[design/flow/design.v]
module Cfu (
    input               cmd_valid,
    output              cmd_ready,
    input      [9:0]    cmd_payload_function_id,
    input      [31:0]   cmd_payload_inputs_0,
    input      [31:0]   cmd_payload_inputs_1,
    output reg          rsp_valid,
    input               rsp_ready,
    output reg [31:0]   rsp_payload_outputs_0,
    input               reset,
    input               clk
);
    reg signed [31:0] InputOffset, FilterOffset;
    reg signed [31:0] accumulator;  
    reg signed [31:0] acc0, acc1, acc2, acc3;
    reg [31:0] global_input;
    wire [31:0] simd_input = (cmd_payload_function_id[9:3] == 7'd0) ? cmd_payload_inputs_0 : global_input;
    wire [31:0] simd_filter = (cmd_payload_function_id[9:3] == 7'd0) ? cmd_payload_inputs_1 : cmd_payload_inputs_0;
    wire signed [31:0] prod_0, prod_1, prod_2, prod_3;
    assign prod_0 = ($signed(simd_input[7 : 0]) + InputOffset) * ($signed(simd_filter[7 : 0]) + FilterOffset);
    assign prod_1 = ($signed(simd_input[15: 8]) + InputOffset) * ($signed(simd_filter[15: 8]) + FilterOffset);
    assign prod_2 = ($signed(simd_input[23:16]) + InputOffset) * ($signed(simd_filter[23:16]) + FilterOffset);
    assign prod_3 = ($signed(simd_input[31:24]) + InputOffset) * ($signed(simd_filter[31:24]) + FilterOffset);
    wire signed [31:0] sum_prods;
    assign sum_prods = prod_0 + prod_1 + prod_2 + prod_3;
    assign cmd_ready = ~rsp_valid;
    always @(posedge clk) begin
        if (reset) begin
            rsp_payload_outputs_0 <= 32'b0;
            rsp_valid <= 1'b0;
            InputOffset <= 32'd0;
            FilterOffset <= 32'd0;
            accumulator <= 32'd0;
            acc0 <= 32'd0;
            acc1 <= 32'd0;
            acc2 <= 32'd0;
            acc3 <= 32'd0;
            global_input <= 32'd0;
        end else if (rsp_valid) begin
            if (rsp_ready) rsp_valid <= 1'b0;
        end else if (cmd_valid) begin
            rsp_valid <= 1'b1;
            case (cmd_payload_function_id[9:3])
                7'd0: begin
                    accumulator <= accumulator + sum_prods;
                    rsp_payload_outputs_0 <= accumulator;
                end
                7'd1: begin
                    accumulator <= 32'd0;
                    rsp_payload_outputs_0 <= 32'd0;
                end
                7'd2: begin
                    InputOffset <= $signed(cmd_payload_inputs_0);
                    rsp_payload_outputs_0 <= $signed(cmd_payload_inputs_0);
                end
                7'd3: begin
                    FilterOffset <= $signed(cmd_payload_inputs_0);
                    rsp_payload_outputs_0 <= $signed(cmd_payload_inputs_0);
                end
                7'd4: begin
                    rsp_payload_outputs_0 <= accumulator;
                end
                7'd5: begin
                    global_input <= cmd_payload_inputs_0;
                end
                7'd6: begin
                    acc0 <= acc0 + sum_prods;
                end
                7'd7: begin
                    acc1 <= acc1 + sum_prods;
                end
                7'd8: begin
                    acc2 <= acc2 + sum_prods;
                end
                7'd9: begin
                    acc3 <= acc3 + sum_prods;
                end
                7'd10: begin
                    acc0 <= 32'd0;
                    acc1 <= 32'd0;
                    acc2 <= 32'd0;
                    acc3 <= 32'd0;
                end
                7'd11: rsp_payload_outputs_0 <= acc0;
                7'd12: rsp_payload_outputs_0 <= acc1;
                7'd13: rsp_payload_outputs_0 <= acc2;
                7'd14: rsp_payload_outputs_0 <= acc3;
                default: rsp_payload_outputs_0 <= 32'b0;
            endcase
        end
    end
endmodule
[design/flow/run.sh]
#!/bin/bash
# the make line also repeats each setting of config.mk as NAME=value (left out here)
make -C /OpenROAD-flow-scripts/flow DESIGN_CONFIG=/design/flow/config.mk WORK_HOME=/design/flow/orfs CLKGATE_MAP_FILE= finish
[design/flow/config.mk]
export PLATFORM = sky130hd
export DESIGN_NAME = Cfu
export DESIGN_NICKNAME = Cfu
export VERILOG_FILES = /design/flow/design.v
export SDC_FILE = /design/flow/constraint.sdc
export NUM_CORES = 4
export LEC_CHECK = 0
export CAP_MARGIN = 20
export CORE_MARGIN = 2
export CORE_UTILIZATION = 61
export SETUP_SLACK_MARGIN = 4.01
export SLEW_MARGIN = 20
[design/flow/constraint.sdc]
create_clock -name core_clock -period 13.8 [get_ports {clk}]
set_input_delay 2.7600 -clock core_clock [delete_from_list [all_inputs] [get_ports {clk}]]
set_output_delay 2.7600 -clock core_clock [all_outputs]
set_load 0.01 [all_outputs]
==> results of run 1 <==
-- layout make-up --
type	count	area, um2
repair buffers	2385	19600
inverters	2260	8500
diodes	36	90.1
clock buffers	45	953
flip-flops and latches	289	5790
fillers	10600	35100
clock inverters	13	131
multi-input cells	8306	83100
well taps	2058	2570
-- repair_timing --
item	4_1_cts	5_1_grt
endpoints found under the setup margin	145	145
endpoints found under the hold margin	0	0
gates cloned	0	0
pin swaps	173	207
gates resized	357	270
setup buffers	56	45
-- per-layer routing --
metal  share of wire [%]  GRT usage (%)  up-vias
li1                    -              -    39000
met1                  33           62.1    45800
met4                  11           45.5       20
met5               0.041         0.0908        -
met3                  14           17.7     2335
met2                  41           77.5     7264
-- stage by stage --
stage	TNS, ps	instance area, um2	hold WS, ps	utilization, %	power, mW
after floorplan	-38090	96200	433	-	1.89
after global placement	-195030	116000	438	74.5	2.92
after detailed placement	-205820	116000	447	74.6	2.98
after CTS	-95360	119000	456	76.5	4.00
after global routing	-149900	121000	480	77.4	4.34
final	-117230	121000	460	77.5	4.25
==> results_slide.txt, run 1 <==
Implementation Results

Critical path
  • Crit path DAT: roughly 17,000 ps
  • Peak per-stage delay on the critical path: 580 ps
  • CP Capture Point: acc1[31]
  • Number of buffers and inverters on the critical path: 14
  • Worst path depth: 57
  • WS Path Type: primary input to flop
  • R2R depth: 47
  • RR Endpoint: acc1[31]
  • Worst Setup SP: cmd_payload_function_id[4]
  • CP Max Fanout: 7
  • Reg2reg start: FilterOffset[0]
  • R2r setup slk: -280 ps
  • Cell family with most CP delay: adder cells
  • Slowest CP cell: fa_1
  • Worst setup EP type: flop
  • Type of element launching the critical path: primary input
  • Critical Path RT: 14,270 ps
  • Critical path's most frequent cell: fa_1

Synthesis
  • Post-synth ARST share: 0%
  • Yosys top cell by area: fa_1
  • Main synth FF type: dfxtp_1
  • Top cells by area: fa_1, ha_1, inv_1, dfxtp_1, nand2_1
  • XOR Share, Synth: 6.49%
  • Cells after synthesis: 11,300
  • Register bit total from synthesis: 289
  • Dominant comb cell: adder cells
  • Yosys stat chip area: 95,400 um2
  • Register area share after synthesis: approximately 6.1%
  • Post-Syn Area: 95,400 um2
  • Synth Area in Compound Gates: 9.66%
  • Synthesized Nets: 14,100
  • Synth top cell by count: inv_1
  • MUX share of area: 0.877%
  • Yosys warns: 1
  • EDFF count, synth: 0
  • Commonest cells post-synth: inv_1, fa_1, nand2_1
  • Synth Area per Inst: 8.48 um2
  • Simple-gate share of the synthesized area: 15.6%
  • Cell Type Count: around 97
  • Cell count listed in synth_stat.txt: 11,300
  • Synth top area share: 38.0%
  • Adders+Majority by Area: 50.9%

Power and ir drop
  • Worst vdd ir: 0.115 mV
  • Clock Power: roughly 920 uW
  • Comb pwr share: 58.7%
  • Clock power share: 21.6%
  • Combinational cell power: 2.49 mW
  • Sequential power share: between 10% and 20%
  • Leakage Power: 62.2 nW
  • Flop+latch power: 839 uW
  • NetSw: 1.80 mW
  • Top power group: combinational logic
  • P_int: around 2.4 mW
  • Switching part of the total power: 42.3%
  • PwrDens: 35.2 nW/um2

Run status
  • SO Viols: negative setup slack
  • Status: complete, but fails checks

Clock network
  • CTS Hold Bufs: 0
  • CTS sink cnt: between 200 and 300
  • Clk slew on worst S/H paths: around 70 ps
  • CTS Root Cell: clkbuf_16
  • CTS tree: yes
  • Clock buffer count from CTS: 34
  • Max clock buf depth: 3
  • H-tree levels: 2
  • Clock Latency Late Sink: 560 ps

Final timing
  • Fmax: 61.8 MHz
  • Count of final setup violators: 94
  • Least-Margin Pin Slew: 1380 ps
  • Min Tclk post-route: 16,170 ps
  • Final period utilization: 117%
  • RSZ-0062 raised after global routing: true
  • Rel. slew slack: about 8%
  • Final WS setup: -2370 ps
  • Max-slew violation count: 0
  • Setup Skew: 26.7 ps
  • Hold Fails Final Rpt: 0

Detailed routing
  • Via count: 94,400
  • Post-DR vias/cell: 6.14
  • Drt total wl: between 400,000 and 500,000 um
  • First-pass iteration count of the detailed router: 13
  • Final ANT Viol Nets: 0
  • Iter 0 DRT Violations: 12,200
  • Post-DR wirelength/cell: 27.7 um
  • Residual DRC: 0

Floorplanning
  • IO Count: 112
  • Die span in x: 399 um
  • Core box area: 156,000 um2
  • Floorplan core density: 61.2%
  • Placement Rows: 145
  • Die Size: 160,000 um2
  • Die Ht: 399 um

Place
  • Port bufs: 108
  • Gpl congestion: 1.14
  • Place WS: -4600 ps
  • Detailed Place HPWL: 354,000 um
  • DP Cell Count: 15,200

GRT
  • Total gr overflow: 0
  • Initial antenna violation count: 35
  • Gr usage total: 52.8%
  • First-pass GRT wire length: 611,000 um
  • Vias in the first global route: 97,000
  • Largest net degree at the start of global routing: 94

Finish
  • P&R area growth vs syn: 26.6%
  • Nets@finish: 16,100
  • Layout Cells excl Fill: 15,400

Worst hold path
  • Worst hold start: FilterOffset[17]
  • HP Class: flop to flop
  • WHS Endpoint: FilterOffset[17]
  • Hold Path Stages: 2

Flow run
  • Max-cap violation count: 0
  • OpenROAD warnings: 44
==> inputs of run 2 (changes only) <==
Settings changed: ABC_AREA set to 1, CORE_UTILIZATION 61 to 72, CTS_CLUSTER_SIZE set to 10, SETUP_SLACK_MARGIN 4.01 to 1.81, TNS_END_PERCENT set to 10.
Clock period 13.8 ns to 7.8 ns, I/O delays scaled along.
==> run 2 against run 1 <==
The flow now stops in global routing (5_1_grt). Synthesized cell count rose by 21%. Die size fell by 11%. Synthesized area rose by 4.7%.
==> results_slide.txt, run 2 <==
Key Metrics from the Run

Run status
  • Status: did not finish
  • Stopped at: global routing (5_1_grt)
  • Tool error: [ERROR GRT-0116] Global routing finished with congestion. Check the congestion regions in the DRC Viewer.

Synthesis
  • Yosys stat chip area: 99,900 um2 (+4.7%)
  • Yosys warns: 1 (unchanged)
  • Cell count listed in synth_stat.txt: 13,700 (+21%)
  • Synth Area in Compound Gates: 7.78% (-1.9 points)
  • XOR Share, Synth: 2.19% (-4.3 points)
  • Post-synth ARST share: 0% (unchanged)
  • EDFF count, synth: 0 (unchanged)
  • Simple-gate share of the synthesized area: 22.5% (+6.9 points)
  • Synthesized Nets: 16,500 (+17%)
  • Register area share after synthesis: 5.79% (-0.27 points)
  • Yosys top cell by area: fa_1
  • Post-Syn Area: 99,900 um2 (+4.7%)
  • Adders+Majority by Area: 48.6% (-2.3 points)
  • Cells after synthesis: 13,700 (+21%)
  • Cell Type Count: 68 (-30%)
  • Synth top area share: 36.3% (-1.7 points)
  • Register bit total from synthesis: 289 (unchanged)
  • Synth top cell by count: nand2_1
  • Top cells by area: fa_1, ha_1, nand2_1, inv_1, dfxtp_1
  • Dominant comb cell: adder cells
  • MUX share of area: 0% (-0.88 points)
  • Synth Area per Inst: 7.31 um2 (-14%)
  • Main synth FF type: dfxtp_1
  • Commonest cells post-synth: nand2_1, inv_1, fa_1

Floorplanning
  • Die Size: 142,000 um2 (-11%)
  • Placement Rows: 136 (-6.2%)
  • Floorplan core density: 72.6% (+11 points)
  • IO Count: 112 (unchanged)
  • Die span in x: 376 um (-5.8%)
  • Core box area: 137,000 um2 (-12%)
  • Die Ht: 376 um (-5.8%)

Place
  • Detailed Place HPWL: 389,000 um (+9.9%)
  • DP Cell Count: 17,800 (+17%)
  • Gpl congestion: 1.27 (+12%)
  • Port bufs: 108 (unchanged)
  • Area post-placement: 124,000 um2 (+6.4%)

Clock network
  • CTS Hold Bufs: 0 (unchanged)
  • CTS Root Cell: clkbuf_16
  • H-tree levels: 2 (unchanged)
  • CTS sink cnt: 289 (unchanged)
  • Clock buffer count from CTS: 36 (+5.9%)
  • Max clock buf depth: 3 (unchanged)

GRT
  • Gr usage total: around nine tenths
  • Total gr overflow: 3,459
run 2: repair_timing:
item	CTS
gates cloned	7
pin swaps	118
setup buffers	98
gates resized	503
setup endpoints to repair	155
endpoints found under the hold margin	0
run 2: routing by layer:
layer  GRT overflow  track usage, %
met3             89            76.2
met4            978            91.7
met2           2282             105
met5             12            57.9
met1             98            85.3
run 2: stage by stage:
stage | worst slack (ps) | TNS [ps] | total power [mW] | hold slack (ps)
after global placement | -6530 | -751610 | 6.83 | 452
after detailed placement | -7040 | -815530 | 7.13 | 455
after floorplan | -5120 | -533820 | 4.09 | 434
after CTS | -5620 | -612640 | 9.04 | 464
==> inputs of run 3 (changes only) <==
Settings changed: ABC_AREA 1 to not set, CORE_ASPECT_RATIO set to 0.71, CTS_CLUSTER_SIZE 10 to not set, PLACE_DENSITY_LB_ADDON set to 0.18, SETUP_SLACK_MARGIN 1.81 to 3.5, TNS_END_PERCENT 10 to 5.
Clock period 7.8 ns to 13.7 ns, I/O delays scaled along.
==> run 3 against run 2 <==
The run again fails in global routing (5_1_grt). Synthesized cell count down 18%. Die size down 4.4%. Synthesized area down 4.5%.
==> results_slide.txt, run 3 <==
Key Metrics from the Run

Run status
  • Status: did not finish
  • Stopped at: global routing (5_1_grt)
  • Tool error: [ERROR GRT-0116] Global routing finished with congestion. Check the congestion regions in the DRC Viewer.

Floorplanning
  • Die span in x: 436 um (+16%)
  • Floorplan core density: 72.6% (about the same)
  • IO Count: 112 (unchanged)
  • Die Ht: 311 um (-17%)
  • Core box area: 131,000 um2 (-4.4%)
  • Die Size: 135,000 um2 (-4.4%)
  • Placement Rows: 112 (-18%)

Synthesis
  • XOR Share, Synth: 6.49% (+4.3 points)
  • Synth Area in Compound Gates: 9.66% (+1.9 points)
  • Synth Area per Inst: 8.48 um2 (+16%)
  • Yosys warns: 1 (unchanged)
  • Yosys stat chip area: 95,400 um2 (-4.5%)
  • Yosys top cell by area: fa_1
  • Register bit total from synthesis: 289 (unchanged)
  • Commonest cells post-synth: inv_1, fa_1, nand2_1
  • MUX share of area: 0.877% (+0.88 points)
  • Register area share after synthesis: 6.06% (+0.27 points)
  • EDFF count, synth: 0 (unchanged)
  • Simple-gate share of the synthesized area: 15.6% (-6.9 points)
  • Cell Type Count: 97 (+43%)
  • Adders+Majority by Area: 50.9% (+2.3 points)
  • Cells after synthesis: 11,300 (-18%)
  • Post-synth ARST share: 0% (unchanged)
  • Top cells by area: fa_1, ha_1, inv_1, dfxtp_1, nand2_1
  • Dominant comb cell: adder cells
  • Cell count listed in synth_stat.txt: 11,300 (-18%)
  • Synthesized Nets: 14,100 (-15%)
  • Synth top cell by count: inv_1
  • Synth top area share: 38.0% (+1.7 points)
  • Main synth FF type: dfxtp_1
  • Post-Syn Area: 95,400 um2 (-4.5%)

Clock network
  • Clock buffer count from CTS: 29 (-19%)
  • CTS Root Cell: clkbuf_16
  • Max clock buf depth: 3 (unchanged)
  • CTS Hold Bufs: 0 (unchanged)
  • H-tree levels: 1 (-1)
  • CTS sink cnt: 289 (unchanged)

Place
  • Port bufs: 108 (unchanged)
  • Detailed Place HPWL: 366,000 um (-6.1%)
  • Area post-placement: 115,000 um2 (-7.2%)
  • Gpl congestion: 1.30 (+1.9%)

GRT
  • Gr usage total: 88.4%
  • Total gr overflow: 2,632
[run 3: what timing repair did]
item	4_1_cts
pin swaps	205
gates cloned	4
endpoints found under the setup margin	144
setup buffers	70
gates resized	523
[run 3: per-stage QoR]
stage | power [mW] | worst slack, ps | TNS, ps | util (%) | cells
floorplan | 1.88 | -1510 | -45300 | - | 11300
detailed placement | 2.97 | -3620 | -213990 | 87.2 | 14800
CTS | 3.95 | -2150 | -88740 | 90.1 | 15000
global placement | 2.85 | -3380 | -173670 | 87.2 | 14800
[run 3: per-layer routing]
metal | GRT usage (%) | GRT overflow
met5 | 69.2 | 34
met4 | 83.7 | 751
met3 | 81.2 | 183
met2 | 98.9 | 1487
met1 | 87.6 | 177
==> inputs of run 4 (changes only) <==
Settings changed: ABC_AREA set to 1, CORE_ASPECT_RATIO 0.71 to not set, CORE_UTILIZATION 72 to 68, CTS_CLUSTER_DIAMETER set to 391, CTS_CLUSTER_SIZE set to 98, PLACE_DENSITY set to 0.4, PLACE_DENSITY_LB_ADDON 0.18 to not set, SETUP_SLACK_MARGIN 3.5 to 3.02, TNS_END_PERCENT 5 to 10.
Clock period 13.7 ns to 11.1 ns, I/O delays scaled along.
==> run 4 against run 3 <==
The flow again stops in global routing (5_1_grt). Synthesized cell count grew 21%. Synthesized area grew 4.7%. Die size grew 11%.
==> results_slide.txt, run 4 <==
Key Metrics from the Run

Place
  • Gpl congestion: 1.25 (-3.5%)
  • Area post-placement: 124,000 um2 (+8.3%)
  • DP Cell Count: 17,900 (+21%)
  • Port bufs: 108 (unchanged)
  • Detailed Place HPWL: 381,000 um (+4.2%)

Run status
  • Stopped at: global routing (5_1_grt)
  • Status: did not finish
  • Tool error: [ERROR GRT-0116] Global routing finished with congestion. Check the congestion regions in the DRC Viewer.

Synthesis
  • Adders+Majority by Area: 48.6% (-2.3 points)
  • Simple-gate share of the synthesized area: 22.5% (+6.9 points)
  • Top cells by area: fa_1, ha_1, nand2_1, inv_1, dfxtp_1
  • Cell count listed in synth_stat.txt: 13,700 (+21%)
  • Post-Syn Area: 99,900 um2 (+4.7%)
  • Synthesized Nets: 16,500 (+17%)
  • Main synth FF type: dfxtp_1
  • Synth Area in Compound Gates: 7.78% (-1.9 points)
  • Synth top cell by count: nand2_1
  • Yosys top cell by area: fa_1
  • Register area share after synthesis: 5.79% (-0.27 points)
  • MUX share of area: 0% (-0.88 points)
  • Dominant comb cell: adder cells
  • Yosys warns: 1 (unchanged)
  • XOR Share, Synth: 2.19% (-4.3 points)
  • Register bit total from synthesis: 289 (unchanged)
  • Cell Type Count: 68 (-30%)
  • Synth Area per Inst: 7.31 um2 (-14%)
  • Commonest cells post-synth: nand2_1, inv_1, fa_1
  • Cells after synthesis: 13,700 (+21%)
  • Yosys stat chip area: 99,900 um2 (+4.7%)
  • EDFF count, synth: 0 (unchanged)
  • Post-synth ARST share: 0% (unchanged)
  • Synth top area share: 36.3% (-1.7 points)

Floorplanning
  • Die Size: 150,000 um2 (+11%)
  • Die Ht: 387 um (+25%)
  • Placement Rows: 140 (+25%)
  • Core box area: 146,000 um2 (+11%)
  • IO Count: 112 (unchanged)
  • Die span in x: 387 um (-11%)
  • Floorplan core density: 68.5% (-4.1 points)

Clock network
  • CTS sink cnt: 289 (unchanged)
  • CTS Hold Bufs: 0 (unchanged)
  • CTS Root Cell: clkbuf_16
  • Max clock buf depth: 3 (unchanged)
  • Clock buffer count from CTS: 6 (-79%)
  • H-tree levels: 1 (unchanged)

GRT
  • Gr usage total: 70.0%
  • Total gr overflow: 182
-- run 4: layer usage --
metal / GRT usage [%] / overflow
met5: 19.6 / 0
met1: 71.0 / 0
met3: 47.5 / 2
met2: 90.3 / 100
met4: 72.0 / 80
-- run 4: repair_timing --
item                       CTS
cloned                       6
setup endpoints to repair  150
buffers inserted           177
pin swaps                  269
gates resized              774
-- run 4: stage by stage --
step                      util [%]  total power, mW  hold slack (ps)  setup slack (ps)
after floorplan                  -             2.87              434             -2480
after global placement        85.2             4.84              452             -4070
after detailed placement      85.2             5.00              458             -4360
after CTS                     88.5             5.86              482             -2600
==> inputs of run 5 (changes only) <==
Settings changed: ABC_AREA 1 to not set, CORE_ASPECT_RATIO set to 0.71, CORE_UTILIZATION 68 to 72, CTS_CLUSTER_DIAMETER 391 to not set, CTS_CLUSTER_SIZE 98 to 22, HOLD_SLACK_MARGIN set to -0.05, MIN_ROUTING_LAYER set to met1, PLACE_DENSITY 0.4 to 0.61, SETUP_SLACK_MARGIN 3.02 to 1.86, TNS_END_PERCENT 10 to not set.
Clock period 11.1 ns to 10.3 ns, I/O delays scaled along.
==> run 5 against run 4 <==
The flow again stops in global routing (5_1_grt). Die size down 9.7%. Synthesized area down 4.5%. Synthesized cell count down 18%.
==> results_slide.txt, run 5 <==
Key Metrics from the Run

Place
  • Port bufs: 108 (unchanged)
  • DP Cell Count: 15,000 (-17%)
  • Detailed Place HPWL: 354,000 um (-7.0%)
  • Gpl congestion: 1.31 (+4.9%)
  • Area post-placement: 116,000 um2 (-6.2%)
  • Place WS: -6440 ps (-2070 ps)

Synthesis
  • Yosys stat chip area: 95,400 um2 (-4.5%)
  • Synth Area per Inst: 8.48 um2 (+16%)
  • Main synth FF type: dfxtp_1
  • Synth top area share: 38.0% (+1.7 points)
  • Cell Type Count: 97 (+43%)
  • Adders+Majority by Area: 50.9% (+2.3 points)
  • Synthesized Nets: 14,100 (-15%)
  • XOR Share, Synth: 6.49% (+4.3 points)
  • Simple-gate share of the synthesized area: 15.6% (-6.9 points)
  • Dominant comb cell: adder cells
  • Yosys warns: 1 (unchanged)
  • Post-Syn Area: 95,400 um2 (-4.5%)
  • MUX share of area: 0.877% (+0.88 points)
  • Synth Area in Compound Gates: 9.66% (+1.9 points)
  • Yosys top cell by area: fa_1
  • Register bit total from synthesis: 289 (unchanged)
  • Synth top cell by count: inv_1
  • Top cells by area: fa_1, ha_1, inv_1, dfxtp_1, nand2_1
  • Commonest cells post-synth: inv_1, fa_1, nand2_1
  • EDFF count, synth: 0 (unchanged)
  • Cell count listed in synth_stat.txt: 11,300 (-18%)
  • Post-synth ARST share: 0% (unchanged)
  • Register area share after synthesis: 6.06% (+0.27 points)
  • Cells after synthesis: 11,300 (-18%)

Clock network
  • Max clock buf depth: 3 (unchanged)
  • CTS sink cnt: 289 (unchanged)
  • Clock buffer count from CTS: 35 (+29)
  • H-tree levels: 2 (+1)
  • CTS Hold Bufs: 0 (unchanged)
  • CTS Root Cell: clkbuf_16

GRT
  • Gr usage total: 77.7%
  • Total gr overflow: 371

Floorplanning
  • Die Ht: 311 um (-20%)
  • Die span in x: 436 um (+13%)
  • IO Count: 112 (unchanged)
  • Core box area: 131,000 um2 (-9.8%)
  • Placement Rows: 112 (-20%)
  • Die Size: 135,000 um2 (-9.7%)
  • Floorplan core density: 72.6% (+4.1 points)

Run status
  • Stopped at: global routing (5_1_grt)
  • Status: did not finish
  • Tool error: [ERROR GRT-0232] Routing congestion too high. Check the congestion heatmap in the GUI.
-- run 5: layer usage --
layer	overflow	GRT usage, %
met1	6	78.5
met2	190	92.5
met3	10	65.1
met4	164	72.3
met5	1	42.1
-- run 5: timing repair --
action	CTS
resized	398
setup endpoints to repair	148
pin swaps	214
cloned	3
buffers inserted	65
==> inputs of run 6 (changes only) <==
Settings changed: CAP_MARGIN 20 to 15, CORE_ASPECT_RATIO 0.71 to not set, CORE_UTILIZATION 72 to 23, CTS_CLUSTER_SIZE 22 to not set, HOLD_SLACK_MARGIN -0.05 to -0.07, MAX_ROUTING_LAYER set to met4, MIN_ROUTING_LAYER met1 to not set, PLACE_DENSITY 0.61 to not set, SETUP_SLACK_MARGIN 1.86 to not set, TNS_END_PERCENT set to 85.
Clock period 10.3 ns to 20.0 ns, I/O delays scaled along.
==> run 6 against run 5 <==
Now clean on timing, DRC and antenna. Synthesized cell count stayed put. Synthesized area stayed put. Die size rose to 3.1 times the previous value.
==> results_slide.txt, run 6 <==
Implementation Results

Power and ir drop
  • Overall power: ~2.5 mW
  • P_int: 1.44 mW
  • Sequential power share: 23.4%
  • PwrDens: between 20 and 25 nW/um2
  • Combinational cell power: 1.18 mW
  • Leakage Power: roughly 52 nW
  • NetSw: 1.04 mW
  • Comb pwr share: 47.7%
  • Top power group: combinational logic
  • Clock Power: 716 uW
  • Switching part of the total power: 41.9%
  • Worst vdd ir: 0.0509 mV
  • Flop+latch power: 579 uW
  • Clock power share: 28.9%

Clock network
  • H-tree levels: 2 (unchanged)
  • Clk slew on worst S/H paths: 60 ps
  • CTS Root Cell: clkbuf_16
  • CTS tree: yes
  • CTS sink cnt: 289 (unchanged)
  • CTS Hold Bufs: 0 (unchanged)
  • Clock Latency Late Sink: 540 ps
  • Clock buffer count from CTS: 34 (-2.9%)
  • Max clock buf depth: 3 (unchanged)

Place
  • DP Cell Count: 16,900 (+13%)
  • Area post-placement: 106,000 um2 (-9.3%)
  • Detailed Place HPWL: 329,000 um (-7.2%)
  • Place WS: -21.1 ps (+6410 ps)
  • Gpl congestion: 1.02 (-22%)
  • Port bufs: 108 (unchanged)

Detailed routing
  • Final ANT Viol Nets: 0
  • Drt total wl: 386,000 um
  • Post-DR wirelength/cell: 22.7 um
  • Via count: around 80,000
  • Post-DR vias/cell: 4.72
  • Iter 0 DRT Violations: 7,952
  • First-pass iteration count of the detailed router: 7
  • Residual DRC: 0

Critical path
  • WS Path Type: primary input to flop
  • CP Max Fanout: 24
  • Critical Path RT: just over 20,000 ps
  • Critical path's most frequent cell: fa_1
  • Crit path DAT: 19,980 ps
  • Reg2reg start: InputOffset[11]
  • Slowest CP cell: fa_1
  • Number of buffers and inverters on the critical path: 7
  • Worst setup EP type: flop
  • Cell family with most CP delay: adder cells
  • Type of element launching the critical path: primary input
  • Worst path depth: 50
  • Peak per-stage delay on the critical path: 640 ps
  • CP Capture Point: acc1[31]
  • R2r setup slk: roughly 4700 ps
  • RR Endpoint: acc1[31]
  • Worst Setup SP: cmd_payload_function_id[5]
  • R2R depth: 48

Final timing
  • Max-slew violation count: 0
  • Hold_ws: 454 ps
  • Final WS setup: 477 ps
  • Fmax: 51.2 MHz
  • Final period utilization: a little over nine tenths
  • Least-Margin Pin Slew: 1290 ps
  • Min Tclk post-route: between 15,000 and 20,000 ps
  • Rel. slew slack: between 10% and 20%
  • Hold Fails Final Rpt: 0
  • Count of final setup violators: 0
  • Setup Skew: 14.2 ps
  • Setup TNS: 0 ps

Finish
  • Final core occ: 25.9%
  • Nets@finish: 14,300
  • Post-route design area: between 100,000 and 150,000 um2
  • Filler cells: between 40,000 and 50,000
  • Layout Cells excl Fill: between 15,000 and 20,000
  • P&R area growth vs syn: 12.2%

Synthesis
  • Synth top cell by count: inv_1
  • Synth Area per Inst: 8.48 um2 (unchanged)
  • Main synth FF type: dfxtp_1
  • XOR Share, Synth: 6.49% (unchanged)
  • Synthesized Nets: 14,100 (unchanged)
  • Yosys top cell by area: fa_1
  • Cells after synthesis: 11,300 (unchanged)
  • Cell count listed in synth_stat.txt: 11,300 (unchanged)
  • Register bit total from synthesis: 289 (unchanged)
  • Post-Syn Area: 95,400 um2 (unchanged)
  • Synth top area share: 38.0% (unchanged)
  • EDFF count, synth: 0 (unchanged)
  • Synth Area in Compound Gates: 9.66% (unchanged)
  • Simple-gate share of the synthesized area: 15.6% (unchanged)
  • MUX share of area: 0.877% (unchanged)
  • Yosys warns: 1 (unchanged)
  • Top cells by area: fa_1, ha_1, inv_1, dfxtp_1, nand2_1
  • Cell Type Count: 97 (unchanged)
  • Commonest cells post-synth: inv_1, fa_1, nand2_1
  • Post-synth ARST share: 0% (unchanged)
  • Dominant comb cell: adder cells
  • Register area share after synthesis: 6.06% (unchanged)
  • Adders+Majority by Area: 50.9% (unchanged)
  • Yosys stat chip area: 95,400 um2 (unchanged)

Run status
  • Status: no timing/DRC/antenna violations

Worst hold path
  • WHS Endpoint: global_input[5]
  • Hold Path Stages: 2
  • HP Class: flop to flop
  • Worst hold start: global_input[5]

Floorplanning
  • Core box area: 413,000 um2 (+210%)
  • IO Count: 112 (unchanged)
  • Die span in x: 648 um (+49%)
  • Die Ht: 648 um (+110%)
  • Floorplan core density: 23.1% (-49 points)
  • Placement Rows: 236 (+110%)
  • Die Size: 420,000 um2 (+210%)

Flow run
  • Max-cap violation count: 0
  • OpenROAD warnings: 37

GRT
  • Initial antenna violation count: 27
  • Gr usage total: 18.7%
  • First-pass GRT wire length: 559,000 um
  • Vias in the first global route: 81,100
  • Total gr overflow: 0
  • Largest net degree at the start of global routing: 90
==> run 6: repair_timing <==
item                                    in CTS  in global routing
endpoints found under the setup margin       0                  5
buffers inserted                             0                  7
resized                                      0                 15
==> run 6: area by class of cell <==
type / count / area [um2] / share of cell area [%]
clock buffer: 45 / 932 / 0.871
timing repair buffer: 556 / 4450 / 4.16
tap: 5474 / 6850 / 6.40
sequential: 289 / 5790 / 5.41
clock inverter: 16 / 303 / 0.283
antenna: 23 / 57.6 / 0.0538
inverter: 2260 / 8480 / 7.93
multi-input combinational: 8306 / 80100 / 74.9
==> run 6: per-layer routing <==
layer  track usage [%]  wire length (um)
met1              24.1            160000
met4              8.49             21800
met3              4.01             37200
met5                 -                 0
met2              28.1            166000
==> inputs of run 7 (changes only) <==
Settings changed: CAP_MARGIN 15 to 20, CORE_ASPECT_RATIO set to 0.72, CORE_UTILIZATION 23 to 72, HOLD_SLACK_MARGIN -0.07 to not set, MAX_ROUTING_LAYER met4 to not set, PLACE_DENSITY_LB_ADDON set to 0.18, SETUP_SLACK_MARGIN set to -1.01, TNS_END_PERCENT 85 to not set.
Clock period 20.0 ns to 13.7 ns, I/O delays scaled along.
==> run 7 against run 6 <==
The flow now stops in global routing (5_1_grt). Synthesized area did not move. Die size fell by 68%. Synthesized cell count did not move.
==> results_slide.txt, run 7 <==
Key Metrics from the Run

Synthesis
  • EDFF count, synth: 0 (unchanged)
  • Adders+Majority by Area: 50.9% (unchanged)
  • Synth top area share: 38.0% (unchanged)
  • Yosys warns: 1 (unchanged)
  • Main synth FF type: dfxtp_1
  • Post-synth ARST share: 0% (unchanged)
  • Yosys stat chip area: 95,400 um2 (unchanged)
  • Synth Area in Compound Gates: 9.66% (unchanged)
  • Cell Type Count: 97 (unchanged)
  • Cells after synthesis: 11,300 (unchanged)
  • Register area share after synthesis: 6.06% (unchanged)
  • Register bit total from synthesis: 289 (unchanged)
  • Synthesized Nets: 14,100 (unchanged)
  • Synth Area per Inst: 8.48 um2 (unchanged)
  • Synth top cell by count: inv_1
  • Yosys top cell by area: fa_1
  • XOR Share, Synth: 6.49% (unchanged)
  • Dominant comb cell: adder cells
  • Simple-gate share of the synthesized area: 15.6% (unchanged)
  • Cell count listed in synth_stat.txt: 11,300 (unchanged)
  • Top cells by area: fa_1, ha_1, inv_1, dfxtp_1, nand2_1
  • Post-Syn Area: 95,400 um2 (unchanged)
  • Commonest cells post-synth: inv_1, fa_1, nand2_1
  • MUX share of area: 0.877% (unchanged)

Place
  • Port bufs: 108 (unchanged)
  • Gpl congestion: 1.28 (+26%)
  • Detailed Place HPWL: 348,000 um (+5.8%)
  • Area post-placement: 114,000 um2 (+7.7%)

Run status
  • Stopped at: global routing (5_1_grt)
  • Tool error: [ERROR GRT-0232] Routing congestion too high. Check the congestion heatmap in the GUI.
  • Status: did not finish

GRT
  • Gr usage total: approximately 76%
  • Total gr overflow: 8

Clock network
  • H-tree levels: 1 (-1)
  • CTS Root Cell: clkbuf_16
  • CTS sink cnt: 289 (unchanged)
  • CTS Hold Bufs: 0 (unchanged)
  • Clock buffer count from CTS: 29 (-15%)
  • Max clock buf depth: 3 (unchanged)

Floorplanning
  • Floorplan core density: 72.5% (+49 points)
  • Placement Rows: 113 (-52%)
  • IO Count: 112 (unchanged)
  • Die Ht: 313 um (-52%)
  • Core box area: 132,000 um2 (-68%)
  • Die Size: 135,000 um2 (-68%)
  • Die span in x: 433 um (-33%)
==> run 7: per-stage QoR <==
stage | instances | utilization (%) | setup WS (ps)
2_1_floorplan | 11300 | - | -1510
3_3_place_gp | 14800 | 86.4 | -3150
3_5_place_dp | 14800 | 86.4 | -3780
4_1_cts | 14900 | 88.5 | -2260
==> run 7: metal layers <==
metal / GRT usage (%) / overflow
met1: 76.7 / 0
met5: 54.1 / 0
met4: 68.6 / 1
met2: 88.1 / 3
met3: 68.2 / 4
==> run 7: timing repair <==
action / in CTS
pin swaps: 137
setup buffers: 61
setup endpoints to repair: 84
gates cloned: 2
resized: 296
==> inputs of run 8 (changes only) <==
Settings changed: CORE_ASPECT_RATIO 0.72 to not set, CORE_UTILIZATION 72 to 71, CTS_CLUSTER_DIAMETER set to 240, CTS_CLUSTER_SIZE set to 22, HOLD_SLACK_MARGIN set to -0.05, MAX_ROUTING_LAYER set to met4, MIN_ROUTING_LAYER set to met1, PLACE_DENSITY_LB_ADDON 0.18 to not set, SETUP_SLACK_MARGIN -1.01 to 5.0.
Clock period 13.7 ns to 17.3 ns, I/O delays scaled along.
==> run 8 against run 7 <==
Now clean on timing, DRC and antenna. Synthesized area did not move. Die size rose by 1.4%. Synthesized cell count did not move.
==> results_slide.txt, run 8 <==
Implementation Results

Run status
  • Status: no timing/DRC/antenna violations

Synthesis
  • Top cells by area: fa_1, ha_1, inv_1, dfxtp_1, nand2_1
  • Register bit total from synthesis: 289 (unchanged)
  • Post-Syn Area: 95,400 um2 (unchanged)
  • Adders+Majority by Area: 50.9% (unchanged)
  • Cells after synthesis: 11,300 (unchanged)
  • Synth top area share: 38.0% (unchanged)
  • XOR Share, Synth: 6.49% (unchanged)
  • Main synth FF type: dfxtp_1
  • Synth Area in Compound Gates: 9.66% (unchanged)
  • MUX share of area: 0.877% (unchanged)
  • Synth Area per Inst: 8.48 um2 (unchanged)
  • Cell Type Count: 97 (unchanged)
  • Commonest cells post-synth: inv_1, fa_1, nand2_1
  • Register area share after synthesis: 6.06% (unchanged)
  • Post-synth ARST share: 0% (unchanged)
  • Synth top cell by count: inv_1
  • Cell count listed in synth_stat.txt: 11,300 (unchanged)
  • Yosys stat chip area: 95,400 um2 (unchanged)
  • Dominant comb cell: adder cells
  • Yosys warns: 1 (unchanged)
  • Yosys top cell by area: fa_1
  • Synthesized Nets: 14,100 (unchanged)
  • EDFF count, synth: 0 (unchanged)
  • Simple-gate share of the synthesized area: 15.6% (unchanged)

Finish
  • Filler cells: 8,593
  • Register area: 5790 um2
  • Nets@finish: 15,100
  • P&R area growth vs syn: 15.5%
  • Post-route design area: 110,000 um2
  • Gate Area: about 80,000 um2
  • Layout Cells excl Fill: approximately 14,000
  • Final core occ: 82.6%

Power and ir drop
  • PwrDens: 25.3 nW/um2
  • Top power group: combinational logic
  • Combinational cell power: 1.68 mW
  • Flop+latch power: 669 uW
  • Switching part of the total power: 44.3%
  • NetSw: 1.24 mW
  • Comb pwr share: 60.4%
  • Overall power: between 2 and 3 mW
  • Sequential power share: 24.0%
  • Clock Power: ~430 uW
  • Clock power share: 15.6%
  • Worst vdd ir: ~0.10 mV
  • P_int: 1.55 mW
  • Leakage Power: 56.5 nW

Critical path
  • Type of element launching the critical path: primary input
  • WS Path Type: primary input to flop
  • Reg2reg start: InputOffset[11]
  • Slowest CP cell: xnor3_2
  • Number of buffers and inverters on the critical path: 8
  • Worst setup EP type: flop
  • Peak per-stage delay on the critical path: slightly above 600 ps
  • R2r setup slk: 3500 ps
  • Critical path's most frequent cell: fa_1
  • Worst path depth: 49
  • R2R depth: 45
  • Worst Setup SP: cmd_payload_function_id[8]
  • Crit path DAT: 17,240 ps
  • RR Endpoint: accumulator[31]
  • CP Capture Point: accumulator[31]
  • Critical Path RT: 17,780 ps
  • Cell family with most CP delay: adder cells
  • CP Max Fanout: 10

Final timing
  • Count of final setup violators: 0
  • Rel. slew slack: 9.15%
  • Final WS setup: around 540 ps
  • Final period utilization: 96.9%
  • Hold_ws: 459 ps
  • Max-slew violation count: 0
  • Least-Margin Pin Slew: around 1400 ps
  • Min Tclk post-route: 16,760 ps
  • Setup Skew: 31.1 ps
  • Setup TNS: 0 ps
  • Fmax: 59.7 MHz
  • RSZ-0062 raised after global routing: true
  • Hold Fails Final Rpt: 0

Place
  • Detailed Place HPWL: 312,000 um (-10%)
  • DP Cell Count: 13,900 (-5.6%)
  • Area post-placement: 107,000 um2 (-5.6%)
  • Place WS: -754 ps (+3030 ps)
  • Port bufs: 108 (unchanged)
  • Gpl congestion: 1.17 (-8.8%)

Worst hold path
  • Worst hold start: global_input[23]
  • Hold Path Stages: 2
  • HP Class: flop to flop
  • WHS Endpoint: global_input[23]

Floorplanning
  • Die Ht: 371 um (+18%)
  • IO Count: 112 (unchanged)
  • Die Size: 137,000 um2 (+1.4%)
  • Floorplan core density: 71.5% (-0.99 points)
  • Placement Rows: 134 (+19%)
  • Die span in x: 371 um (-14%)
  • Core box area: 133,000 um2 (+1.4%)

Clock network
  • Clock buffer count from CTS: 17 (-41%)
  • CTS tree: yes
  • CTS sink cnt: 289 (unchanged)
  • Max clock buf depth: 3 (unchanged)
  • CTS Root Cell: clkbuf_16
  • Clock Latency Late Sink: between 500 and 600 ps
  • H-tree levels: 1 (unchanged)
  • Clk slew on worst S/H paths: 100 ps

Detailed routing
  • Post-DR wirelength/cell: 26.7 um
  • Iter 0 DRT Violations: 12,000
  • Via count: 89,200
  • First-pass iteration count of the detailed router: 10
  • Final ANT Viol Nets: 0
  • Residual DRC: 0
  • Drt total wl: 376,000 um
  • Post-DR vias/cell: 6.33

Flow run
  • OpenROAD warnings: 46
  • Max-cap violation count: 0

GRT
  • Vias in the first global route: 91,300
  • Initial antenna violation count: 31
  • Total gr overflow: 0
  • Gr usage total: 56.5%
  • First-pass GRT wire length: ~550,000 um
  • Largest net degree at the start of global routing: 101
## run 8: repair_timing
item | CTS | global route
hold buffers | 0 | 0
setup buffers | 33 | 34
pin swaps | 81 | 105
gates cloned | 0 | 2
resized | 177 | 172
endpoints found under the setup margin | 131 | 130
## run 8: per-layer routing
| layer | share of wire [%] | global-route usage [%] |
|---|---|---|
| met2 | 41 | 78.8 |
| met4 | 12 | 48.8 |
| met1 | 32 | 62.9 |
| met5 | 0 | - |
| met3 | 16 | 22.1 |
## run 8: cell type report
class / instances / area share, %
clock buffer: 17 / 0.386
tap: 1768 / 2.01
clock inverter: 2 / 0.0261
antenna: 79 / 0.179
multi-input combinational: 8306 / 74.4
inverter: 2260 / 7.71
timing repair buffer: 1365 / 10.0
sequential: 289 / 5.26
==> inputs of run 9 (changes only) <==
Settings changed: CORE_UTILIZATION 71 to 72, CTS_CLUSTER_DIAMETER 240 to 332, CTS_CLUSTER_SIZE 22 to 99, HOLD_SLACK_MARGIN -0.05 to not set, MAX_ROUTING_LAYER met4 to not set, MIN_ROUTING_LAYER met1 to not set, PLACE_DENSITY set to 0.43, SETUP_SLACK_MARGIN 5.0 to not set, TNS_END_PERCENT set to 35.
Clock period 17.3 ns to 12.2 ns, I/O delays scaled along.
==> run 9 against run 8 <==
The run now fails in global routing (5_1_grt). Synthesized cell count is the same. Die size decreased by 1.4%. Synthesized area did not move.
==> results_slide.txt, run 9 <==
Key Metrics from the Run

GRT
  • Total gr overflow: 851
  • Gr usage total: 82.6%

Floorplanning
  • Die Ht: 368 um (-0.69%)
  • Die span in x: 368 um (-0.69%)
  • IO Count: 112 (unchanged)
  • Die Size: 135,000 um2 (-1.4%)
  • Core box area: 131,000 um2 (-1.5%)
  • Floorplan core density: 72.6% (+1.1 points)
  • Placement Rows: 133 (-0.75%)

Clock network
  • Clock buffer count from CTS: 6 (-11)
  • CTS Root Cell: clkbuf_16
  • CTS Hold Bufs: 0 (unchanged)
  • Max clock buf depth: 3 (unchanged)
  • H-tree levels: 1 (unchanged)
  • CTS sink cnt: 289 (unchanged)

Synthesis
  • Register area share after synthesis: 6.06% (unchanged)
  • Synth top area share: 38.0% (unchanged)
  • Cells after synthesis: 11,300 (unchanged)
  • Commonest cells post-synth: inv_1, fa_1, nand2_1
  • EDFF count, synth: 0 (unchanged)
  • Yosys warns: 1 (unchanged)
  • Simple-gate share of the synthesized area: 15.6% (unchanged)
  • Post-Syn Area: 95,400 um2 (unchanged)
  • Synth top cell by count: inv_1
  • Yosys stat chip area: 95,400 um2 (unchanged)
  • Post-synth ARST share: 0% (unchanged)
  • MUX share of area: 0.877% (unchanged)
  • Synth Area per Inst: 8.48 um2 (unchanged)
  • Cell Type Count: 97 (unchanged)
  • Adders+Majority by Area: 50.9% (unchanged)
  • Cell count listed in synth_stat.txt: 11,300 (unchanged)
  • Main synth FF type: dfxtp_1
  • Register bit total from synthesis: 289 (unchanged)
  • Synth Area in Compound Gates: 9.66% (unchanged)
  • XOR Share, Synth: 6.49% (unchanged)
  • Dominant comb cell: adder cells
  • Yosys top cell by area: fa_1
  • Top cells by area: fa_1, ha_1, inv_1, dfxtp_1, nand2_1
  • Synthesized Nets: 14,100 (unchanged)

Run status
  • Tool error: [ERROR GRT-0232] Routing congestion too high. Check the congestion heatmap in the GUI.
  • Status: did not finish
  • Stopped at: global routing (5_1_grt)

Place
  • Detailed Place HPWL: 349,000 um (+12%)
  • Gpl congestion: 1.25 (+6.6%)
  • Port bufs: 108 (unchanged)
[run 9: metal layers]
metal	track usage [%]	GRT overflow
met4	81.8	295
met1	82.1	32
met3	69.9	57
met5	45.1	3
met2	96.9	464
[run 9: what timing repair did]
item / CTS
endpoints found under the setup margin: 120
gates resized: 428
buffers inserted: 98
pin swaps: 228
gates cloned: 1
[run 9: per-stage QoR]
| step | instance area, um2 | setup WS, ps | instances | hold slack, ps |
|---|---|---|---|---|
| after detailed placement | 116000 | -4960 | 14900 | 449 |
| after global placement | 116000 | -4630 | 14900 | 440 |
| after floorplan | 96100 | -2710 | 11300 | 433 |
| after CTS | 119000 | -3480 | 15000 | 475 |
==> inputs of run 10 (changes only) <==
Settings changed: ABC_AREA set to 1, CORE_UTILIZATION 72 to 68, CTS_CLUSTER_DIAMETER 332 to not set, CTS_CLUSTER_SIZE 99 to not set, PLACE_DENSITY 0.43 to 0.37, TNS_END_PERCENT 35 to 5.
Clock period 12.2 ns to 8.71 ns, I/O delays scaled along.
==> run 10 against run 9 <==
The run again fails in global routing (5_1_grt). Synthesized cell count is 21% higher. Die size up 11%. Synthesized area up 4.7%.
==> results_slide.txt, run 10 <==
Key Metrics from the Run

Run status
  • Status: did not finish
  • Stopped at: global routing (5_1_grt)
  • Tool error: [ERROR GRT-0232] Routing congestion too high. Check the congestion heatmap in the GUI.

Synthesis
  • Adders+Majority by Area: 48.6% (-2.3 points)
  • Register bit total from synthesis: 289 (unchanged)
  • Cells after synthesis: 13,700 (+21%)
  • Synth Area per Inst: 7.31 um2 (-14%)
  • Simple-gate share of the synthesized area: 22.5% (+6.9 points)
  • Cell Type Count: 68 (-30%)
  • Synth Area in Compound Gates: 7.78% (-1.9 points)
  • Yosys top cell by area: fa_1
  • Cell count listed in synth_stat.txt: 13,700 (+21%)
  • XOR Share, Synth: 2.19% (-4.3 points)
  • Synth top cell by count: nand2_1
  • Commonest cells post-synth: nand2_1, inv_1, fa_1
  • Post-Syn Area: 99,900 um2 (+4.7%)
  • Dominant comb cell: adder cells
  • Post-synth ARST share: 0% (unchanged)
  • Register area share after synthesis: 5.79% (-0.27 points)
  • Synthesized Nets: 16,500 (+17%)
  • Main synth FF type: dfxtp_1
  • Top cells by area: fa_1, ha_1, nand2_1, inv_1, dfxtp_1
  • MUX share of area: 0% (-0.88 points)
  • Yosys stat chip area: 99,900 um2 (+4.7%)
  • Yosys warns: 1 (unchanged)
  • EDFF count, synth: 0 (unchanged)
  • Synth top area share: 36.3% (-1.7 points)

Floorplanning
  • Die span in x: 387 um (+5.2%)
  • Die Size: 150,000 um2 (+11%)
  • Placement Rows: 140 (+5.3%)
  • IO Count: 112 (unchanged)
  • Die Ht: 387 um (+5.2%)
  • Core box area: 146,000 um2 (+11%)
  • Floorplan core density: 68.5% (-4.0 points)

Clock network
  • Max clock buf depth: 3 (unchanged)
  • CTS sink cnt: 289 (unchanged)
  • H-tree levels: 2 (+1)
  • CTS Hold Bufs: 0 (unchanged)
  • CTS Root Cell: clkbuf_16
  • Clock buffer count from CTS: 35 (+29)

GRT
  • Gr usage total: 69.9%
  • Total gr overflow: 171

Place
  • Port bufs: 108 (unchanged)
  • Gpl congestion: 1.19 (-4.9%)
  • Place WS: -6250 ps (-1290 ps)
  • Area post-placement: 124,000 um2 (+7.0%)
  • Detailed Place HPWL: 385,000 um (+10%)
-- run 10: metal layers --
| layer | GRT usage, % | GRT overflow |
|---|---|---|
| met5 | 23.8 | 3 |
| met4 | 70.8 | 65 |
| met3 | 48.3 | 13 |
| met2 | 90.0 | 84 |
| met1 | 70.6 | 6 |
-- run 10: stage by stage --
stage	utilization, %	cells	hold slack, ps
3_3_place_gp	85.3	18000	449
2_1_floorplan	-	13700	434
4_1_cts	86.8	18100	463
3_5_place_dp	85.3	18000	454
-- run 10: what timing repair did --
item | CTS
endpoints found under the setup margin | 145
pin swaps | 33
buffers inserted | 20
cloned | 1
gates resized | 234
==> inputs of run 11 (changes only) <==
Settings changed: ABC_AREA 1 to not set, CORE_UTILIZATION 68 to 70, CTS_CLUSTER_SIZE set to 37, HOLD_SLACK_MARGIN set to -0.08, PLACE_DENSITY 0.37 to 0.64, SETUP_SLACK_MARGIN set to -1.08, TNS_END_PERCENT 5 to not set.
Clock period 8.71 ns to 10.8 ns, I/O delays scaled along.
==> run 11 against run 10 <==
The run again fails in global routing (5_1_grt). Die size decreased by 7.1%. Synthesized cell count decreased by 18%. Synthesized area shrank 4.5%.
==> results_slide.txt, run 11 <==
Key Metrics from the Run

Run status
  • Status: did not finish
  • Stopped at: global routing (5_1_grt)
  • Tool error: [ERROR GRT-0232] Routing congestion too high. Check the congestion heatmap in the GUI.

Place
  • Port bufs: 108 (unchanged)
  • Gpl congestion: 1.20 (+0.73%)
  • Place WS: -5940 ps (+316 ps)
  • Detailed Place HPWL: 350,000 um (-9.1%)
  • Area post-placement: 117,000 um2 (-6.2%)
  • DP Cell Count: 15,000 (-16%)

Synthesis
  • Synth top cell by count: inv_1
  • Cells after synthesis: 11,300 (-18%)
  • EDFF count, synth: 0 (unchanged)
  • Adders+Majority by Area: 50.9% (+2.3 points)
  • Yosys top cell by area: fa_1
  • Main synth FF type: dfxtp_1
  • Cell count listed in synth_stat.txt: 11,300 (-18%)
  • Simple-gate share of the synthesized area: 15.6% (-6.9 points)
  • Synth Area per Inst: 8.48 um2 (+16%)
  • Yosys stat chip area: 95,400 um2 (-4.5%)
  • Post-synth ARST share: 0% (unchanged)
  • Register bit total from synthesis: 289 (unchanged)
  • MUX share of area: 0.877% (+0.88 points)
  • Post-Syn Area: 95,400 um2 (-4.5%)
  • Dominant comb cell: adder cells
  • Synth Area in Compound Gates: 9.66% (+1.9 points)
  • Top cells by area: fa_1, ha_1, inv_1, dfxtp_1, nand2_1
  • XOR Share, Synth: 6.49% (+4.3 points)
  • Synthesized Nets: 14,100 (-15%)
  • Cell Type Count: 97 (+43%)
  • Register area share after synthesis: 6.06% (+0.27 points)
  • Yosys warns: 1 (unchanged)
  • Commonest cells post-synth: inv_1, fa_1, nand2_1
  • Synth top area share: 38.0% (+1.7 points)

Floorplanning
  • Placement Rows: 135 (-3.6%)
  • Die Size: 139,000 um2 (-7.1%)
  • Die span in x: 373 um (-3.6%)
  • Die Ht: 373 um (-3.6%)
  • IO Count: 112 (unchanged)
  • Floorplan core density: 70.5% (+2.0 points)
  • Core box area: 135,000 um2 (-7.2%)

Clock network
  • H-tree levels: 2 (unchanged)
  • Clock buffer count from CTS: 37 (+5.7%)
  • CTS Hold Bufs: 0 (unchanged)
  • Max clock buf depth: 3 (unchanged)
  • CTS sink cnt: 289 (unchanged)
  • CTS Root Cell: clkbuf_16

GRT
  • Gr usage total: 74.1%
  • Total gr overflow: 190
run 11: timing repair:
action,CTS
setup buffers,94
setup endpoints to repair,121
gates resized,538
hold endpoints to repair,0
pin swaps,247
cloned,3
run 11: routing by layer:
metal	GRT usage, %	GRT overflow
met4	74.6	86
met3	56.0	6
met5	29.8	0
met1	73.9	2
met2	92.6	96
==> inputs of run 12 (changes only) <==
Settings changed: CORE_UTILIZATION 70 to 71, CTS_CLUSTER_SIZE 37 to not set, HOLD_SLACK_MARGIN -0.08 to 0.29, PLACE_DENSITY 0.64 to not set, PLACE_DENSITY_LB_ADDON set to 0.18, SETUP_SLACK_MARGIN -1.08 to 3.5.
Clock period 10.8 ns to 13.5 ns, I/O delays scaled along.
==> run 12 against run 11 <==
The flow again stops in global routing (5_1_grt). Synthesized area stayed put. Die size fell by 1.4%. Synthesized cell count stayed put.
==> results_slide.txt, run 12 <==
Key Metrics from the Run

Run status
  • Status: did not finish
  • Stopped at: global routing (5_1_grt)
  • Tool error: [ERROR GRT-0232] Routing congestion too high. Check the congestion heatmap in the GUI.

Synthesis
  • Yosys top cell by area: fa_1
  • Main synth FF type: dfxtp_1
  • EDFF count, synth: 0 (unchanged)
  • Simple-gate share of the synthesized area: 15.6% (unchanged)
  • Post-synth ARST share: 0% (unchanged)
  • Register bit total from synthesis: 289 (unchanged)
  • MUX share of area: 0.877% (unchanged)
  • Synth top area share: 38.0% (unchanged)
  • Post-Syn Area: 95,400 um2 (unchanged)
  • Cell Type Count: 97 (unchanged)
  • Top cells by area: fa_1, ha_1, inv_1, dfxtp_1, nand2_1
  • Register area share after synthesis: 6.06% (unchanged)
  • Cell count listed in synth_stat.txt: 11,300 (unchanged)
  • Synth Area in Compound Gates: 9.66% (unchanged)
  • Yosys stat chip area: 95,400 um2 (unchanged)
  • Commonest cells post-synth: inv_1, fa_1, nand2_1
  • Synth Area per Inst: 8.48 um2 (unchanged)
  • Yosys warns: 1 (unchanged)
  • Dominant comb cell: adder cells
  • Synthesized Nets: 14,100 (unchanged)
  • Adders+Majority by Area: 50.9% (unchanged)
  • XOR Share, Synth: 6.49% (unchanged)
  • Cells after synthesis: 11,300 (unchanged)
  • Synth top cell by count: inv_1

Clock network
  • H-tree levels: 1 (-1)
  • Clock buffer count from CTS: 31 (-16%)
  • Max clock buf depth: 3 (unchanged)
  • CTS Root Cell: clkbuf_16
  • CTS sink cnt: 289 (unchanged)

Floorplanning
  • Floorplan core density: 71.5% (+0.97 points)
  • Die span in x: 371 um (-0.70%)
  • IO Count: 112 (unchanged)
  • Die Size: 137,000 um2 (-1.4%)
  • Core box area: 133,000 um2 (-1.4%)
  • Die Ht: 371 um (-0.70%)
  • Placement Rows: 134 (-0.74%)

Place
  • Detailed Place HPWL: 346,000 um (-1.0%)
  • Area post-placement: 115,000 um2 (-1.0%)
  • Gpl congestion: 1.22 (+2.2%)
  • Port bufs: 108 (unchanged)

GRT
  • Total gr overflow: around 140
  • Gr usage total: around 76%
==> run 12: per-layer routing <==
layer	global-route usage, %	overflow
met1	75.4	1
met2	92.4	52
met3	61.7	4
met4	70.9	83
met5	35.2	1
==> run 12: timing repair <==
action	4_1_cts
pin swaps	218
resized	452
hold buffers	0
gates cloned	1
endpoints found under the setup margin	145
buffers inserted	54
==> run 12: metrics by stage <==
step	std cells	setup WS [ps]	util (%)	power (mW)	hold WS (ps)
global placement	14900	-3160	86.4	2.89	442
floorplan	11300	-1670	-	1.94	433
CTS	15000	-2100	89.0	4.01	456
detailed placement	14900	-3420	86.4	2.96	446
==> inputs of run 13 (changes only) <==
Settings changed: CORE_ASPECT_RATIO set to 0.71, CORE_UTILIZATION 71 to 72, CTS_CLUSTER_SIZE set to 74, HOLD_SLACK_MARGIN 0.29 to -0.05, MIN_ROUTING_LAYER set to met1, PLACE_DENSITY_LB_ADDON 0.18 to 0.03, SETUP_SLACK_MARGIN 3.5 to 3.0.
Clock period 13.5 ns to 10.3 ns, I/O delays scaled along.
==> run 13 against run 12 <==
The run again fails in global routing (5_1_grt). Die size down 1.3%. Synthesized cell count unchanged. Synthesized area unchanged.
==> results_slide.txt, run 13 <==
Key Metrics from the Run

Synthesis
  • Synth top area share: 38.0% (unchanged)
  • Cell count listed in synth_stat.txt: 11,300 (unchanged)
  • Synthesized Nets: 14,100 (unchanged)
  • Yosys top cell by area: fa_1
  • Synth top cell by count: inv_1
  • EDFF count, synth: 0 (unchanged)
  • XOR Share, Synth: 6.49% (unchanged)
  • Simple-gate share of the synthesized area: 15.6% (unchanged)
  • Post-synth ARST share: 0% (unchanged)
  • Register bit total from synthesis: 289 (unchanged)
  • Synth Area per Inst: 8.48 um2 (unchanged)
  • MUX share of area: 0.877% (unchanged)
  • Cells after synthesis: 11,300 (unchanged)
  • Top cells by area: fa_1, ha_1, inv_1, dfxtp_1, nand2_1
  • Dominant comb cell: adder cells
  • Yosys stat chip area: 95,400 um2 (unchanged)
  • Main synth FF type: dfxtp_1
  • Yosys warns: 1 (unchanged)
  • Synth Area in Compound Gates: 9.66% (unchanged)
  • Cell Type Count: 97 (unchanged)
  • Post-Syn Area: 95,400 um2 (unchanged)
  • Register area share after synthesis: 6.06% (unchanged)
  • Commonest cells post-synth: inv_1, fa_1, nand2_1
  • Adders+Majority by Area: 50.9% (unchanged)

Run status
  • Status: did not finish
  • Stopped at: global routing (5_1_grt)
  • Tool error: [ERROR GRT-0116] Global routing finished with congestion. Check the congestion regions in the DRC Viewer.

Place
  • Area post-placement: 116,000 um2 (+0.87%)
  • DP Cell Count: 15,000 (+0.49%)
  • Port bufs: 108 (unchanged)
  • Gpl congestion: 1.27 (+3.7%)
  • Detailed Place HPWL: 353,000 um (+2.1%)

Clock network
  • Clock buffer count from CTS: 35 (+13%)
  • H-tree levels: 2 (+1)
  • Max clock buf depth: 3 (unchanged)
  • CTS Hold Bufs: 0 (unchanged)
  • CTS Root Cell: clkbuf_16
  • CTS sink cnt: 289 (unchanged)

Floorplanning
  • Floorplan core density: 72.6% (+1.1 points)
  • Placement Rows: 112 (-16%)
  • IO Count: 112 (unchanged)
  • Die span in x: 436 um (+18%)
  • Die Ht: 311 um (-16%)
  • Core box area: 131,000 um2 (-1.5%)
  • Die Size: 135,000 um2 (-1.3%)

GRT
  • Gr usage total: 73.1%
  • Total gr overflow: 16
run 13: layer usage:
layer | GRT usage, % | overflow
met5 | 41.5 | 0
met4 | 65.2 | 10
met3 | 59.4 | 2
met2 | 88.2 | 4
met1 | 75.2 | 0
run 13: stage by stage:
step	setup WS, ps	utilization, %
after CTS	-5040	91.0
after detailed placement	-6240	88.5
after global placement	-5830	88.5
after floorplan	-4230	-
run 13: timing repair:
action | CTS
gates resized | 358
cloned | 2
setup buffers | 67
setup endpoints to repair | 154
pin swaps | 138
==> inputs of run 14 (changes only) <==
Settings changed: CAP_MARGIN 20 to 25, CELL_PAD_IN_SITES_DETAIL_PLACEMENT set to 2, CELL_PAD_IN_SITES_GLOBAL_PLACEMENT set to 3, CORE_ASPECT_RATIO 0.71 to not set, CORE_UTILIZATION 72 to 23, CTS_CLUSTER_SIZE 74 to 11, GPL_ROUTABILITY_DRIVEN set to 0, HOLD_SLACK_MARGIN -0.05 to -0.07, MAX_ROUTING_LAYER set to met4, MIN_ROUTING_LAYER met1 to not set, PLACE_DENSITY_LB_ADDON 0.03 to not set, SETUP_SLACK_MARGIN 3.0 to not set, TNS_END_PERCENT set to 50.
Clock period 10.3 ns to 20.0 ns, I/O delays scaled along.
==> run 14 against run 13 <==
Now clean on timing, DRC and antenna. Synthesized cell count unchanged. Die size increased to 3.1 times the previous value. Synthesized area unchanged.
==> results_slide.txt, run 14 <==
Implementation Results

Clock network
  • H-tree levels: 2 (unchanged)
  • Max clock buf depth: 3 (unchanged)
  • Clock buffer count from CTS: 42 (+20%)
  • CTS Hold Bufs: 0 (unchanged)
  • CTS Root Cell: clkbuf_16
  • Clk slew on worst S/H paths: 60 ps
  • Clock Latency Late Sink: 590 ps
  • CTS tree: yes
  • CTS sink cnt: 289 (unchanged)
  • Post-CTS setup buffers: 0 (-100%)

Finish
  • Final core occ: 26.7%
  • Nets@finish: 14,600
  • Layout Cells excl Fill: 17,300
  • P&R area growth vs syn: 15.5%
  • Post-route design area: 110,000 um2

Power and ir drop
  • PwrDens: roughly 25 nW/um2
  • Leakage Power: 54.2 nW
  • NetSw: 1.19 mW
  • Worst vdd ir: 0.0488 mV
  • P_int: around 1.6 mW
  • Clock Power: roughly 860 uW
  • Clock power share: slightly above 30%
  • Sequential power share: 20.7%
  • Comb pwr share: 48.6%
  • Flop+latch power: 579 uW
  • Combinational cell power: 1.36 mW
  • Switching part of the total power: 42.5%
  • Top power group: combinational logic

Detailed routing
  • Final ANT Viol Nets: 0
  • Drt total wl: approximately 500,000 um
  • Post-DR wirelength/cell: 28.9 um
  • Iter 0 DRT Violations: 5,318
  • Via count: roughly 82,000
  • Residual DRC: 0
  • First-pass iteration count of the detailed router: 7
  • Post-DR vias/cell: 4.73

Floorplanning
  • Floorplan core density: 23.1% (-49 points)
  • Die Ht: 648 um (+110%)
  • Core box area: 413,000 um2 (+210%)
  • Die span in x: 648 um (+49%)
  • IO Count: 112 (unchanged)
  • Die Size: 420,000 um2 (+210%)
  • Placement Rows: 236 (+110%)

Final timing
  • Hold_ws: 454 ps
  • Max-slew violation count: 0
  • Hold Fails Final Rpt: 0
  • Setup Skew: a little under 20 ps
  • RSZ-0062 raised after global routing: false
  • Rel. slew slack: between 10% and 20%
  • Final period utilization: 97.2%
  • Count of final setup violators: 0
  • Fmax: 51.4 MHz
  • Min Tclk post-route: 19,450 ps
  • Least-Margin Pin Slew: roughly 1300 ps

Place
  • Area post-placement: 108,000 um2 (-6.9%)
  • DP Cell Count: 17,200 (+15%)
  • Port bufs: 108 (unchanged)
  • Detailed Place HPWL: 432,000 um (+22%)

GRT
  • Gr usage total: between 20% and 30%
  • Total gr overflow: 0
  • First-pass GRT wire length: 707,000 um
  • Largest net degree at the start of global routing: 124
  • Vias in the first global route: about 93,000
  • Initial antenna violation count: 47

Synthesis
  • Synth top cell by count: inv_1
  • Synth Area per Inst: 8.48 um2 (unchanged)
  • Post-Syn Area: 95,400 um2 (unchanged)
  • Cell Type Count: 97 (unchanged)
  • Register bit total from synthesis: 289 (unchanged)
  • Post-synth ARST share: 0% (unchanged)
  • Synth Area in Compound Gates: 9.66% (unchanged)
  • XOR Share, Synth: 6.49% (unchanged)
  • Commonest cells post-synth: inv_1, fa_1, nand2_1
  • Yosys warns: 1 (unchanged)
  • MUX share of area: 0.877% (unchanged)
  • Dominant comb cell: adder cells
  • Synth top area share: 38.0% (unchanged)
  • Cell count listed in synth_stat.txt: 11,300 (unchanged)
  • Adders+Majority by Area: 50.9% (unchanged)
  • Yosys top cell by area: fa_1
  • Register area share after synthesis: 6.06% (unchanged)
  • Main synth FF type: dfxtp_1
  • Cells after synthesis: 11,300 (unchanged)
  • Synthesized Nets: 14,100 (unchanged)
  • Top cells by area: fa_1, ha_1, inv_1, dfxtp_1, nand2_1
  • EDFF count, synth: 0 (unchanged)
  • Yosys stat chip area: 95,400 um2 (unchanged)
  • Simple-gate share of the synthesized area: 15.6% (unchanged)

Critical path
  • Peak per-stage delay on the critical path: 670 ps
  • Reg2reg start: FilterOffset[0]
  • Cell family with most CP delay: adder cells
  • RR Endpoint: acc1[31]
  • Critical Path RT: 20,520 ps
  • R2r setup slk: 4650 ps
  • Worst Setup SP: cmd_payload_function_id[8]
  • Worst path depth: 54
  • Slowest CP cell: fa_1
  • WS Path Type: primary input to flop
  • Worst setup EP type: flop
  • CP Capture Point: acc1[31]
  • Type of element launching the critical path: primary input
  • Crit path DAT: around 20,000 ps
  • Number of buffers and inverters on the critical path: 8
  • CP Max Fanout: 39
  • Critical path's most frequent cell: fa_1
  • R2R depth: 49

Flow run
  • OpenROAD warnings: 40
  • Max-cap violation count: 0

Worst hold path
  • HP Class: flop to flop
  • WHS Endpoint: FilterOffset[17]
  • Worst hold start: FilterOffset[17]
  • Hold Path Stages: 2

Run status
  • Status: no timing/DRC/antenna violations
## run 14: metrics by stage
stage	worst slack (ps)	power (mW)	setup TNS (ps)
after CTS	149	2.83	0
after global routing	28.8	2.95	0
after global placement	-244	1.91	-990
after detailed placement	-386	1.94	-1840
after floorplan	1680	1.27	0
final	552	2.79	0
## run 14: routing by layer
layer	track usage (%)	share of wire, %	up-vias
li1	-	-	35900
met1	31.8	45	43900
met5	-	0	-
met3	1.47	3.2	388
met4	7.61	3.9	0
met2	40.5	48	1579
## run 14: cell type report
class	instances	area, um2
inverter	2260	8480
clock buffer	52	1180
multi-input combinational	8306	80300
sequential	289	5790
tap	5474	6850
fill	46900	303000
clock inverter	24	354
antenna	18	45.0
timing repair buffer	850	7120
## run 14: what timing repair did
action | in CTS | in global routing
hold endpoints to repair | 0 | 0
gates resized | 0 | 29
endpoints found under the setup margin | 0 | 13
No activity file was given, so power comes from the tool's default toggle rates.
